## garnet
Design alu_top, start of the top module:
module alu_top(clk, a, b, s, result, zero);
input clk;
input [15:0] a, b;
input [3:0] s;
output reg [15:0] result;
output reg zero;
reg [15:0] a_q, b_q;
reg [3:0] s_q;
wire [15:0] alu_result;
wire alu_zero;
always @(posedge clk) begin
    a_q <= a;
    b_q <= b;
    s_q <= s;
    result <= alu_result;
    zero <= alu_zero;
end
alu u_alu(.a(a_q), .b(b_q), .s(s_q), .result(alu_result), .zero_detection(alu_zero));
endmodule
For scale: ~54 I/O pins.
export LEC_CHECK = 0
export CAP_MARGIN = 20
export CORE_MARGIN = 2
export CORE_UTILIZATION = 72
export CTS_CLUSTER_DIAMETER = 28
export PLACE_DENSITY_LB_ADDON = 0.03
export SETUP_SLACK_MARGIN = 1.87
export SLEW_MARGIN = 20
create_clock -name core_clock -period 6.65 [get_ports {clk}]
run.sh (not shown) runs the stock make flow with config.mk's settings and CLKGATE_MAP_FILE=.
What ended garnet was a tool error in global routing; the run never finished.
Edits applied to the flow inputs when going from garnet to onyx:
- clearing PLACE_DENSITY_LB_ADDON, which used to be 0.03
- clearing CTS_CLUSTER_DIAMETER, which used to be 28
- clearing SETUP_SLACK_MARGIN, which used to be 1.87
- swapping 72 for 31 in CORE_UTILIZATION
- swapping 6.65 for 7.29 in the clock period (ns, I/O delays scaled along)
Notes after the runs:
- Per the comparison of onyx with garnet, horizontal die size climbed 51%, die size climbed 130%, post-synthesis instance area barely changed.
- On worst slack at placement, onyx does better than garnet.
- Per the final summary, onyx finished and its layout is clean on timing, DRC and antenna.
- The run showing the greater core outline area is onyx.
- garnet → onyx: total cell area reported by yosys after synthesis saw little to no change, overall die height saw an increase, post-placement cell count saw an increase.
- Of garnet and onyx, the run reporting the lower buffer count from post-CTS setup fixing was onyx.
- Average instance area after synthesis came out exactly the same in garnet and onyx.
#### Input delta (raven over onyx)
- CTS_CLUSTER_DIAMETER newly set to 28
- TNS_END_PERCENT newly set to 5
- SETUP_SLACK_MARGIN newly set to 1.34
- CORE_UTILIZATION changed from 31 to 72
- PLACE_DENSITY_LB_ADDON newly set to 0.29
- CTS_CLUSTER_SIZE newly set to 37
- the clock period (ns, I/O delays scaled along) changed from 7.29 to 6.65
Findings:
From onyx to raven the numbers moved as follows: vias after detailed routing increased by 13% relative to the old numbers; wire length of the first global-routing pass higher; total power moved up.
Inputs modified between raven and yarrow:
- swapping 1.34 for 1.6 in SETUP_SLACK_MARGIN
- swapping 72 for 66 in CORE_UTILIZATION
- clearing TNS_END_PERCENT, which used to be 5
- clearing PLACE_DENSITY_LB_ADDON, which used to be 0.29
- clearing CTS_CLUSTER_DIAMETER, which used to be 28
- clearing CTS_CLUSTER_SIZE, which used to be 37
- swapping 6.65 for 5.77 in the clock period (ns, I/O delays scaled along)
Results
- yarrow: all stages done; final checks FAILED (negative setup slack).
- raven | status: complete | timing, DRC, antenna: pass
- Sort raven and yarrow by setup slack, ascending, and yarrow comes first.
- Detailed-router iteration count before antenna repair came out lower on yarrow than on raven.
- Delta (yarrow minus raven): sequential power climbed about 15%; via count went up by 7.0%.
Input-level comparison between willow and yarrow:
- putting PLACE_DENSITY at 0.85 where nothing was set
- putting CTS_CLUSTER_SIZE at 84 where nothing was set
- swapping 20 for 35 in CAP_MARGIN
- putting CTS_CLUSTER_DIAMETER at 32 where nothing was set
- putting CORE_ASPECT_RATIO at 1.76 where nothing was set
- swapping 66 for 40 in CORE_UTILIZATION
- clearing SETUP_SLACK_MARGIN, which used to be 1.6
- swapping 5.77 for 8.0 in the clock period (ns, I/O delays scaled along)
[summary]
Transition time of the tightest slew-check pin on willow is up relative to yarrow. Normalized max-slew margin for willow: 0.79 points down relative to yarrow. Of willow and yarrow, the higher average detailed-routed wire length per instance belongs to yarrow. | arrival time at the worst endpoint | higher: willow |. yarrow has a lower top fanout value on the critical path than willow. willow packs its core more loosely than yarrow. Comparing willow and yarrow, the higher part of the power in combinational logic was measured on yarrow. willow: all stages complete, timing, DRC and antenna checks passed. willow ended with more area fraction of clock buffers and clock inverters than yarrow. As of willow, total power had fallen by more than a quarter compared to yarrow.
Power is estimated from default activity; no workload was simulated.
